Setup of build 32:
==> flow/design.v (excerpt) <==
module alu16_top(clk, valA, valB, aluop, sub, lr, cc, result);
	input clk;
	input [15:0] valA, valB;
	input [3:0] aluop;
	input sub, lr;
	output reg [3:0] cc;
	output reg [15:0] result;
	reg [15:0] a_q, b_q;
	reg [3:0] op_q;
	reg sub_q, lr_q;
	wire [3:0] cc_w;
	wire [15:0] result_w;
	ALU alu(.valA(a_q), .valB(b_q), .aluop(op_q), .sub(sub_q), .lr(lr_q), .cc(cc_w), .result(result_w));
	always @(posedge clk) begin
		a_q <= valA;
		b_q <= valB;
		op_q <= aluop;
		sub_q <= sub;
		lr_q <= lr;
		cc <= cc_w;
		result <= result_w;
	end
endmodule
Size: roughly 57 flip-flops, about 59 I/O pins, ~6700 sq um of cells after synthesis.
Settings: LEC_CHECK=0, CAP_MARGIN=20, CELL_PAD_IN_SITES_DETAIL_PLACEMENT=2, CORE_MARGIN=2, CORE_UTILIZATION=38, GPL_ROUTABILITY_DRIVEN=1, GPL_TIMING_DRIVEN=0, MAX_ROUTING_LAYER=met5, PLACE_DENSITY_LB_ADDON=0.05, SLEW_MARGIN=5, TNS_END_PERCENT=20; clock period 6.65 ns.
run.sh (not shown) runs the stock make flow with config.mk's settings and CLKGATE_MAP_FILE=.
Setup changes, build 32 to build 54
Settings: removing MAX_ROUTING_LAYER (formerly met5); removing GPL_ROUTABILITY_DRIVEN (formerly 1); removing GPL_TIMING_DRIVEN (formerly 0); removing PLACE_DENSITY_LB_ADDON (formerly 0.05); setting SETUP_SLACK_MARGIN to 0.97 for the first time; changing CORE_UTILIZATION from 38 to 57; removing TNS_END_PERCENT (formerly 20); changing SLEW_MARGIN from 5 to 20; removing CELL_PAD_IN_SITES_DETAIL_PLACEMENT (formerly 2); changing the clock period (ns, I/O delays scaled along) from 6.65 to 3.41.
==> results <==
Build 54 never completed, since it errored out during global routing.
Standard cell area after detailed placement (lower): build 32
From build 32 to build 54 the numbers moved as follows: number of cell rows fell 9, post-synth area from yosys stat neither gained nor lost much, core footprint fell 34%, fraction of registers with async set or reset after synthesis comparable.
HPWL reported at the end of detailed placement on build 54 is down relative to build 32.
Delta (build 54 minus build 32): final weighted congestion of routability-driven global placement rose by 13%, worst slack at placement fell by 1.18 ns, vertical die dimension fell by about 18%.
Cmp build 32 and build 54 / horizontal extent of the die / higher: build 32
The die used by build 54 is smaller than the one used by build 32.
For build 52, these inputs were changed with respect to build 54:
Settings: swapping 57 for 72 in CORE_UTILIZATION; putting CTS_CLUSTER_DIAMETER at 392 where nothing was set; clearing SETUP_SLACK_MARGIN, which used to be 0.97; putting CTS_CLUSTER_SIZE at 100 where nothing was set; putting ABC_AREA at 1 where nothing was set; swapping 3.41 for 2.22 in the clock period (ns, I/O delays scaled along).
[summary]
- Build 52 is listed as incomplete: the tool reported an error in detailed placement and the run ended there.
- Build 52 vs build 54 — height of the die dropped by more than 10%
- Build 52: fraction of the yosys area taken by sequential cells higher than build 54
- Compared with build 54, in build 52 average cell area after synthesis went down; Yosys chip area saw a decrease.
- The site row count in build 52 is 0.846 times that in build 54.
Modified inputs, build 37 compared to build 52
Settings: CAP_MARGIN now 10, was 20; SETUP_SLACK_MARGIN now 0.11, previously not set; CTS_CLUSTER_DIAMETER no longer set, was 392; CTS_CLUSTER_SIZE no longer set, was 100; PLACE_DENSITY now 0.4, previously not set; the clock period (ns, I/O delays scaled along) now 3.78, was 2.22.
## What came out
The flow did not stop early for build 37: all stages ran, and the layout cleared the timing, DRC and antenna checks.
As the logs show, build 52 stopped at detailed placement after a tool error, so it never reached the end of the flow.
Changes observed in build 37 relative to build 52: last weighted congestion value of the routability-driven placer decreased 0.030, number of nets at floorplan has remained practically unchanged.
Diff build 52..build 37 | cell total in the yosys stat output | unchanged

---

raven:
alu16_top again, from the RTL that the note above started with.
make LEC_CHECK=0 ABC_AREA=1 CAP_MARGIN=0 CORE_ASPECT_RATIO=1.17 CORE_MARGIN=2 CORE_UTILIZATION=71 CTS_CLUSTER_DIAMETER=47 CTS_CLUSTER_SIZE=25 GPL_ROUTABILITY_DRIVEN=1 MIN_ROUTING_LAYER=met1 PLACE_DENSITY_LB_ADDON=0.27 SETUP_SLACK_MARGIN=0.46 SLEW_MARGIN=20 finish   # period 3.6 ns
raven | ERROR | global routing (5_1_grt)
The following lists how onyx was set up differently from raven:
- swapping 1 for 0 in ABC_AREA
- swapping 71 for 72 in CORE_UTILIZATION
- swapping 0 for 10 in CAP_MARGIN
- clearing CTS_CLUSTER_SIZE, which used to be 25
- swapping 0.46 for 0.43 in SETUP_SLACK_MARGIN
- clearing CTS_CLUSTER_DIAMETER, which used to be 47
- clearing PLACE_DENSITY_LB_ADDON, which used to be 0.27
- swapping 3.6 for 6.38 in the clock period (ns, I/O delays scaled along)
Results
Among onyx and raven, a clean, completed layout was produced by onyx alone. Width of the chip (onyx vs. raven) increases by a few percent. Diff raven -> onyx | number of nets in the synthesized netlist | down by more than 10%. Re number of primary I/O pins: no difference whatsoever between raven and onyx. [compare] base=raven new=onyx: pre-CTS setup slack now sits higher, die height now sits higher, half-perimeter wire length after detailed placement now sits higher. Summary — overall chip area, onyx relative to raven: higher, by 900 µm². Cell resize tally after clock tree synthesis ends up lower on onyx.
What ember does differently from onyx at the input level:
- CORE_UTILIZATION: 72 -> 65
- SETUP_SLACK_MARGIN: 0.43 -> unset
- CAP_MARGIN: 10 -> 20
- the clock period (ns, I/O delays scaled along): 6.38 -> 3.63
==> comparison <==
ember did not run to completion, as it errored out during global routing (5_1_grt).
From onyx to ember, chip area in the Yosys report did not move at all.
Cts-stage hold buffer count came out exactly the same in ember and onyx.
Of ember and onyx, it is ember that has the higher die area.
The final reports for ember and onyx show total core area higher in the former.
ember -> onyx: number of register bits inferred by synthesis delta 0, exact match
Placement-stage cell area, ember vs onyx: up by more than 10%
The following lists how lagoon was set up differently from ember:
- clearing ABC_AREA, which used to be 0
- clearing CORE_ASPECT_RATIO, which used to be 1.17
- swapping 65 for 40 in CORE_UTILIZATION
- clearing MIN_ROUTING_LAYER, which used to be met1
- clearing GPL_ROUTABILITY_DRIVEN, which used to be 1
- swapping 3.63 for 4.55 in the clock period (ns, I/O delays scaled along)
==> comparison <==
- In summary, lagoon completed successfully, with a layout that passed the timing, DRC and antenna checks.
- Between ember and lagoon, die outline width increased.
- Re share of cell area taken by muxes after synthesis: no difference whatsoever between lagoon and ember.
- Post-placement cell area in lagoon is 820 µm² lower than in ember
The following lists how harbor was set up differently from lagoon:
- CTS_CLUSTER_DIAMETER newly set to 246
- CORE_UTILIZATION changed from 40 to 68
- CTS_CLUSTER_SIZE newly set to 37
- the clock period (ns, I/O delays scaled along) changed from 4.55 to 2.27
[summary]
- harbor ends up with higher number of instances in the placed design than lagoon does.
- Core region area in harbor vs lagoon: down about 40%
- harbor is listed as incomplete: the tool reported an error in clock tree synthesis (4_1_cts) and the run ended there.
- Delta (harbor minus lagoon): area fraction in full adders, half adders and majority gates closely matched the old numbers; area of placed instances increased by 20% relative to the old numbers.
- Comparing placement-stage worst setup slack for lagoon and harbor, the smaller number came from harbor.
